## run 1
## WcaUpConverter
module WcaUpConverter
(
	input              	clock,
	input              	reset,
	input              	enable,
	input  	wire [7:0]  	cfg,				 
	input  	wire       		strobe_cic,   	 
	input  	wire [31:0] 	phase_cordic, 	 
	input		wire [3:0]  	log2_rate,
	input	  wire			strobe_if,
	input   wire	[31:0] iq_bb_in,
	output  reg		[23:0] iq_if_out
  );
  parameter MODE  =  4'hB; 		 
	wire  aclr = cfg[1];  
	wire [15:0] ihb_in = iq_bb_in[15:0];
	wire [15:0] qhb_in = iq_bb_in[31:16];
	wire [11:0] icor_in;
	wire [11:0] qcor_in;
	wire [23:0] cor_out;
	wire [15:0] icic_in;
	wire [15:0] qcic_in;
	wire hb_strobe_out;
	wire cic_strobe_out;
assign icic_in 		= ihb_in; 
assign qcic_in 		= qhb_in;
generate if( MODE & 3'h2)
  begin
  	wire [15:0] icic_out;
   wire [15:0] qcic_out;
   reg [15:0] icic_latch;
	reg [15:0] qcic_latch;
	WcaCicInterp cic_i (
	 .clock(clock), 
    .reset(reset | aclr), 
    .enable(enable), 
    .strobe_cic(strobe_cic), 
    .strobe_if(strobe_if), 
    .log2_rate(log2_rate), 
    .data_in(icic_in), 
    .data_out(icic_out)
    );
	WcaCicInterp cic_q (
    .clock(clock), 
    .reset(reset | aclr), 
    .enable(enable), 
    .strobe_cic(strobe_cic), 
    .strobe_if(strobe_if), 
  ...
Settings: LEC_CHECK=0, CAP_MARGIN=20, CORE_MARGIN=2, CORE_UTILIZATION=72, CTS_CLUSTER_DIAMETER=390, CTS_CLUSTER_SIZE=10, PLACE_DENSITY=0.43, SLEW_MARGIN=20; clock period 2.95 ns.
run.sh (not shown) runs the stock make flow with config.mk's settings and CLKGATE_MAP_FILE=.
Run 1 completed end to end; final checks failed (setup timing).
Relative to run 1, the following input files were edited for run 2:
# run 1
export LEC_CHECK = 0
export CAP_MARGIN = 20
export CORE_MARGIN = 2
export CORE_UTILIZATION = 72
export CTS_CLUSTER_DIAMETER = 390
export CTS_CLUSTER_SIZE = 10
export PLACE_DENSITY = 0.43
export SLEW_MARGIN = 20
create_clock -name core_clock -period 2.95 [get_ports {clock}]
# run 2
export LEC_CHECK = 0
export CAP_MARGIN = 20
export CORE_MARGIN = 2
export CORE_UTILIZATION = 72
export CTS_CLUSTER_SIZE = 10
export SETUP_SLACK_MARGIN = 1.12
export SLEW_MARGIN = 20
export TNS_END_PERCENT = 10
create_clock -name core_clock -period 3.75 [get_ports {clock}]
==> results <==
- Looking across run 1 and run 2, the single run that reached the end with no open violations was run 2.
- Completing all stages was not enough for run 1: its layout failed the final checks because of setup timing.
- [run 2 vs run 1] worst setup slack: higher in run 2
- Number of nets in the finished design (run 2 vs. run 1) decreases by a little under 10%
- Going from run 1 to run 2, wire length saw a decrease, clock-buffer cell count saw an increase, clock transition time at the flip-flop clock pins of the worst setup and hold paths saw little to no change.
#### Input delta (run 3 over run 2)
# run 2
export LEC_CHECK = 0
export CAP_MARGIN = 20
export CORE_MARGIN = 2
export CORE_UTILIZATION = 72
export CTS_CLUSTER_SIZE = 10
export SETUP_SLACK_MARGIN = 1.12
export SLEW_MARGIN = 20
export TNS_END_PERCENT = 10
create_clock -name core_clock -period 3.75 [get_ports {clock}]
# run 3
export LEC_CHECK = 0
export CAP_MARGIN = 20
export CORE_MARGIN = 2
export CORE_UTILIZATION = 40
export SLEW_MARGIN = 20
create_clock -name core_clock -period 8.0 [get_ports {clock}]
Findings:
- Run 2 finished all stages; the layout is clean.
- Run 3 went all the way through the flow, and no timing, DRC or antenna check failed.
- Run 2 reports its slowest cell on the critical path as dfxtp_1 while run 3 reports mux2i_1.
- On run 3: worst-case setup margin in the final layout is 2370 ps higher than what run 2 gave.
- Diff run 3..run 2 | area after synthesis | negligible
- Run 3 vs. run 2: final period utilization lower, hold violation total from the final report roughly the same.
- Portion of total power attributed to combinational logic was higher in run 2 than in run 3.
- In terms of worst-skew pair later-pin latency, run 2 and run 3 differ only marginally.
- [run 3] met3 wire length fell 64% relative to run 2
Input-level comparison between run 4 and run 3:
# run 3
export LEC_CHECK = 0
export CAP_MARGIN = 20
export CORE_MARGIN = 2
export CORE_UTILIZATION = 40
export SLEW_MARGIN = 20
create_clock -name core_clock -period 8.0 [get_ports {clock}]
# run 4
export LEC_CHECK = 0
export CAP_MARGIN = 20
export CORE_MARGIN = 2
export CORE_UTILIZATION = 33
export CTS_CLUSTER_DIAMETER = 79
export SLEW_MARGIN = 20
create_clock -name core_clock -period 8.0 [get_ports {clock}]
==> results <==
- Comparing run 3 with run 4, the worst hold slack came out essentially unchanged.
- met2 routing resource usage after global routing came out lower on run 4 than on run 3.
- | die footprint | run 4 vs run 3 | worse |
- Per the comparison of run 4 with run 3, power dissipated in sequential cells flat, post-route worst setup slack down 180 ps, routed wire length up about 0.5%.
- As far as aoi/oai-family share of the synthesized area is concerned, run 4 and run 3 perform about the same.

* * *

The RTL this note starts from:
==> flow/design.v <==
`timescale 1ns / 1ps
module WcaCicInterp
(
	input wire clock,
	input wire reset,
	input wire enable,
	input wire strobe_cic,
	input wire strobe_if,
	input wire [3:0] log2_rate,
	input  wire [15:0] data_in,
	output wire [15:0] data_out
);
reg [24+15:0] comb1;
reg [24+15:0] comb2;
reg [24+15:0] comb3;
reg [24+15:0] pipe1;
reg [24+15:0] pipe2;
reg [24+15:0] pipe3;
reg [24+15:0] integ1;  
reg [24+15:0] integ2;
reg [24+ 15:0] integ3;
always @(posedge clock)
	if(reset | ~enable)
		begin
			pipe1 <= 0;
			pipe2 <= 0;
			pipe3 <= 0;
			comb1 <= 0;
			comb2 <= 0;
			comb3 <= 0;	
		end
	else if (strobe_cic)
		begin
			comb1 <= data_in;
			pipe1 <= data_in - comb1;
			comb2 <= pipe1;
			pipe2 <= pipe1 - comb2;
			comb3 <= pipe2;
			pipe3 <= pipe2 - comb3;
		end
reg [15:0] data_store;
always @(posedge clock)
	if(reset | ~enable)
		begin
			integ1 <= 0;
			integ2 <= 0;
			integ3 <= 0;
		end
	else if (strobe_if)
		begin
			integ1 <= integ1 + pipe3; 
			integ2 <= integ2 + integ1; 
			integ3 <= integ3 + integ2; 
			case(log2_rate)
				4'h1:  data_store <= integ3[18:3];
				4'h2:  data_store <= integ3[21:6];
				4'h3:  data_store <= integ3[24:9];
				4'h4:  data_store <= integ3[27:12];
				4'h5:  data_store <= integ3[30:15];
				4'h6:  data_store <= integ3[33:18];
				4'h7:  data_store <= integ3[36:21];
				4'h8:  data_store <= integ3[39:24];
				default: data_store <= integ3[15:0];
			endcase
		end
assign data_out = data_store;
endmodule
`timescale 1 ns/100 ps
module WcaCordic12 (reset,ngreset,clock, strobeData, X0, Y0, A0, XN, YN, AN);
  parameter BIT_WIDTH   = 12;
  parameter ITERATIONS  = 12;
  parameter MODE        = 0;  
  input clock, reset, ngreset,strobeData;
  input signed  [BIT_WIDTH-1:0] X0, Y0, A0;
  output signed [BIT_WIDTH-1:0] XN, YN, AN;
  wire signed [BIT_WIDTH-1:0] x_w [ITERATIONS-1:1];
  wire signed [BIT_WIDTH-1:0] y_w [ITERATIONS-1:1];
  wire signed [BIT_WIDTH-1:0] a_w [ITERATIONS-1:1];
    localparam [143:0] arctanLUT = { 12'h0, 12'h1, 12'h1, 12'h3, 12'h5, 12'ha, 12'h14, 12'h29, 12'h51, 12'ha0, 12'h12e,  12'h200  };
    CordicCalc #(0,MODE,BIT_WIDTH) pcc_0(.reset(reset), .ngreset(ngreset), .clock(clock), .strobeData( strobeData),
               .X0(X0), .Y0(Y0), .A0(A0), .aRom(arctanLUT[BIT_WIDTH-1:0]),
               .XN(x_w[1]), .YN(y_w[1]), .AN(a_w[1])  );
    genvar i;
    generate for(i=1; i<ITERATIONS-1; i=i+1) begin: pcc_1
      CordicCalc #(i,MODE,BIT_WIDTH) pcc_1(.reset(reset), .ngreset(ngreset), .clock(clock), .strobeData( strobeData),
               .X0(x_w[i]), .Y0(y_w[i]), .A0(a_w[i]), .aRom(arctanLUT[(i+1)*BIT_WIDTH-1:i*BIT_WIDTH]),
               .XN(x_w[i+1]), .YN(y_w[i+1]), .AN(a_w[i+1])  );
    end
	endgenerate 
    CordicCalc #(ITERATIONS-1,MODE,BIT_WIDTH) pcc_2(.reset(reset),.ngreset(ngreset),.clock(clock), .strobeData( strobeData),
               .X0(x_w[ITERATIONS-1]), .Y0(y_w[ITERATIONS-1]), .A0(a_w[ITERATIONS-1]), 
               .aRom(arctanLUT[ITERATIONS*BIT_WIDTH-1:(ITERATIONS-1)*BIT_WIDTH]),
               .XN(XN), .YN(YN), .AN(AN)  );
endmodule
module CordicCalc(reset,ngreset,clock, strobeData, X0, Y0, A0, XN, YN, AN, aRom);
  parameter RSHIFT = 0;
  parameter MODE = 0;    
  parameter BIT_WIDTH = 12;
  input reset, ngreset, clock, strobeData;
  input  signed [BIT_WIDTH-1:0] X0, Y0, A0;
  input  signed [BIT_WIDTH-1:0] aRom;
  output signed [BIT_WIDTH-1:0] XN, YN, AN;
  wire d;
  reg signed [BIT_WIDTH-1:0] XN, YN, AN;
  assign d = (MODE==0)? A0[BIT_WIDTH-1] : ~Y0[BIT_WIDTH-1];  
  always @ (posedge clock) begin
      if(reset) begin
        AN <=  0;
        XN <=  0;
        YN <=  0;
      end
      else
        if (d & strobeData)    begin 
          AN <=  A0 + aRom; 
          XN <=  X0 + (Y0>>>RSHIFT);
          YN <=  Y0 - (X0>>>RSHIFT);
        end
        else if (strobeData)      begin 
          AN <=  A0 - aRom; 
          XN <=  X0 - (Y0>>>RSHIFT);
          YN <=  Y0 + (X0>>>RSHIFT);
        end       
  end   
endmodule
module WcaUpConverter
(
	input              	clock,
	input              	reset,
	input              	enable,
	input  	wire [7:0]  	cfg,				 
	input  	wire       		strobe_cic,   	 
	input  	wire [31:0] 	phase_cordic, 	 
	input		wire [3:0]  	log2_rate,
	input	  wire			strobe_if,
	input   wire	[31:0] iq_bb_in,
	output  reg		[23:0] iq_if_out
  );
  parameter MODE  =  4'hB; 		 
	wire  aclr = cfg[1];  
	wire [15:0] ihb_in = iq_bb_in[15:0];
	wire [15:0] qhb_in = iq_bb_in[31:16];
	wire [11:0] icor_in;
	wire [11:0] qcor_in;
	wire [23:0] cor_out;
	wire [15:0] icic_in;
	wire [15:0] qcic_in;
	wire hb_strobe_out;
	wire cic_strobe_out;
assign icic_in 		= ihb_in; 
assign qcic_in 		= qhb_in;
generate if( MODE & 3'h2)
  begin
  	wire [15:0] icic_out;
   wire [15:0] qcic_out;
   reg [15:0] icic_latch;
	reg [15:0] qcic_latch;
	WcaCicInterp cic_i (
	 .clock(clock), 
    .reset(reset | aclr), 
    .enable(enable), 
    .strobe_cic(strobe_cic), 
    .strobe_if(strobe_if), 
    .log2_rate(log2_rate), 
    .data_in(icic_in), 
    .data_out(icic_out)
    );
	WcaCicInterp cic_q (
    .clock(clock), 
    .reset(reset | aclr), 
    .enable(enable), 
    .strobe_cic(strobe_cic), 
    .strobe_if(strobe_if), 
    .log2_rate(log2_rate), 
    .data_in(qcic_in), 
    .data_out(qcic_out)
    );
	always @(posedge clock)
	begin
		if( strobe_if)
		 begin
			icic_latch<= icic_out;
			qcic_latch<= qcic_out;
		 end
	end	 
	wire bypassCic    	=  MODE[3] & cfg[3];
   assign icor_in 		= (bypassCic) ? icic_in[15:4] : icic_latch[15:4];
	assign qcor_in 		= (bypassCic) ? qcic_in[15:4] : qcic_latch[15:4] ;
	end
else 
 begin 
    assign icor_in 			= icic_in[15:4] ;
    assign qcor_in 			= qcic_in[15:4] ;
  end   
endgenerate
generate if( MODE & 3'h1)
  begin
  wire [11:0] icordicout_internal;
  wire [11:0] qcordicout_internal;
    reg [11:0] X0;
    reg [11:0] Y0;
    reg [11:0] A0;
    always @(posedge clock) 
     case({strobe_if, phase_cordic[31:30]})
       3'b101 :   
        begin            
            X0 <= -qcor_in;
            Y0 <= icor_in;
            A0 <= phase_cordic[31:20] - 12'h400;                    
        end
       3'b110 :  
        begin
            X0 <= qcor_in;
            Y0 <= -icor_in;
            A0 <= phase_cordic[31:20] + 12'h400;                    
        end
       3'b100:  
			begin
            X0 <= icor_in;
            Y0 <= qcor_in;
            A0 <= phase_cordic [31:20];
        end
       3'b111:  
			begin
            X0 <= icor_in;
            Y0 <= qcor_in;
            A0 <= phase_cordic [31:20];
        end
    endcase
    WcaCordic12  #(12,12,0) cordic
    ( 
       .ngreset(1'b1), .clock(clock),.reset(reset | aclr), .strobeData(strobe_if),
       .X0(X0), .Y0(Y0),.A0(A0),
       .XN(icordicout_internal), .YN(qcordicout_internal), .AN() 
    );	 
	wire bypassCordic    = MODE[3] & cfg[2];
	assign cor_out = (bypassCordic) ? {qcor_in, icor_in} : {qcordicout_internal, icordicout_internal};
  end
else  
  begin
    assign cor_out = {qcor_in, icor_in};
  end
endgenerate 
	always @(posedge clock)
	begin
		if( strobe_if)	iq_if_out <= cor_out;
	end
endmodule  
Settings: LEC_CHECK=0, ABC_AREA=1, CAP_MARGIN=20, CELL_PAD_IN_SITES_DETAIL_PLACEMENT=1, CELL_PAD_IN_SITES_GLOBAL_PLACEMENT=2, CORE_MARGIN=2, CORE_UTILIZATION=58, CTS_CLUSTER_SIZE=25, GPL_ROUTABILITY_DRIVEN=1, GPL_TIMING_DRIVEN=1, HOLD_SLACK_MARGIN=-0.07, MIN_ROUTING_LAYER=met2, SETUP_SLACK_MARGIN=-0.1, SLEW_MARGIN=20; clock period 7.88 ns.
The first run ended with an error in 3_1_place_gp_skip_io with GPL-0301.
==> next run, changes <==
CELL_PAD_IN_SITES_DETAIL_PLACEMENT = default   (was 1)
CELL_PAD_IN_SITES_GLOBAL_PLACEMENT = default   (was 2)
CORE_UTILIZATION = 72   (was 58)
CTS_CLUSTER_DIAMETER = 387   (was default)
CTS_CLUSTER_SIZE = default   (was 25)
GPL_ROUTABILITY_DRIVEN = default   (was 1)
GPL_TIMING_DRIVEN = default   (was 1)
HOLD_SLACK_MARGIN = default   (was -0.07)
MIN_ROUTING_LAYER = default   (was met2)
SETUP_SLACK_MARGIN = 0.57   (was -0.1)
clock period = 3.8 ns   (was 7.88 ns; I/O delays follow)
After rerunning:
- The new run completed with no timing, DRC or antenna violations
- die area falls by 19%
- synthesized area stays the same
- synthesized cell count does not change
==> next run, changes <==
ABC_AREA = default   (was 1)
CORE_UTILIZATION = 31   (was 72)
CTS_CLUSTER_DIAMETER = default   (was 387)
SETUP_SLACK_MARGIN = default   (was 0.57)
clock period = 5.3 ns   (was 3.8 ns; I/O delays follow)
The changed run finished clean.
Count of clock-buffer cells in the layout climbs by 41.
Sequential power drops by 24%.
Routed wire length drops by 24%.
Flip-flop count does not change.
Global-route usage drops by 24 points.
Synthesized area drops by 15%.
Worst hold slack gains 0.035 ns.
Critical path depth climbs by 6.
Die area climbs by 96%.
==> next run, changes <==
CORE_UTILIZATION = 72   (was 31)
CTS_CLUSTER_SIZE = 10   (was default)
clock period = 3.75 ns   (was 5.3 ns; I/O delays follow)
Result: The new run ran to the end with no violations. Die size went down by 57%. Worst hold slack stays flat. Final cell count fell by 13%. Combinational power climbs by 57%. Final area goes down by 1.4%. Sequential power climbs by 42%. Critical path depth fell by 2.
==> next run, changes <==
HOLD_SLACK_MARGIN = 0.27   (was default)
PLACE_DENSITY = 0.86   (was default)
SETUP_SLACK_MARGIN = 1.12   (was default)
TNS_END_PERCENT = 10   (was default)
After rerunning: The new run completed without violations. First-iteration DRC count came out higher by 32%. Wire length climbs by 18%. Sequential power stays flat. Worst setup slack gets better by 0.23 ns. Core utilization climbs by 4.8 points.
==> next run, changes <==
CAP_MARGIN = 0   (was 20)
CTS_CLUSTER_SIZE = default   (was 10)
HOLD_SLACK_MARGIN = default   (was 0.27)
PLACE_DENSITY = 0.64   (was 0.86)
SETUP_SLACK_MARGIN = -0.22   (was 1.12)
clock period = 2.95 ns   (was 3.75 ns; I/O delays follow)
The new run produced a layout that fails on setup timing.
Cell count came out higher by about 6%.
Global-route usage came out higher by 4.0 points.
Count of clock-buffer cells in the layout goes down by 17.
Wire length went up by 6.3%.
Worst setup slack got worse by 1.1 ns.
Sequential share of layout area went down by 1.1 points.
Via count went up by about 5.6%.
Die size is unchanged.
Total power climbs by 31%.
Power and IR drop assume default switching activity.
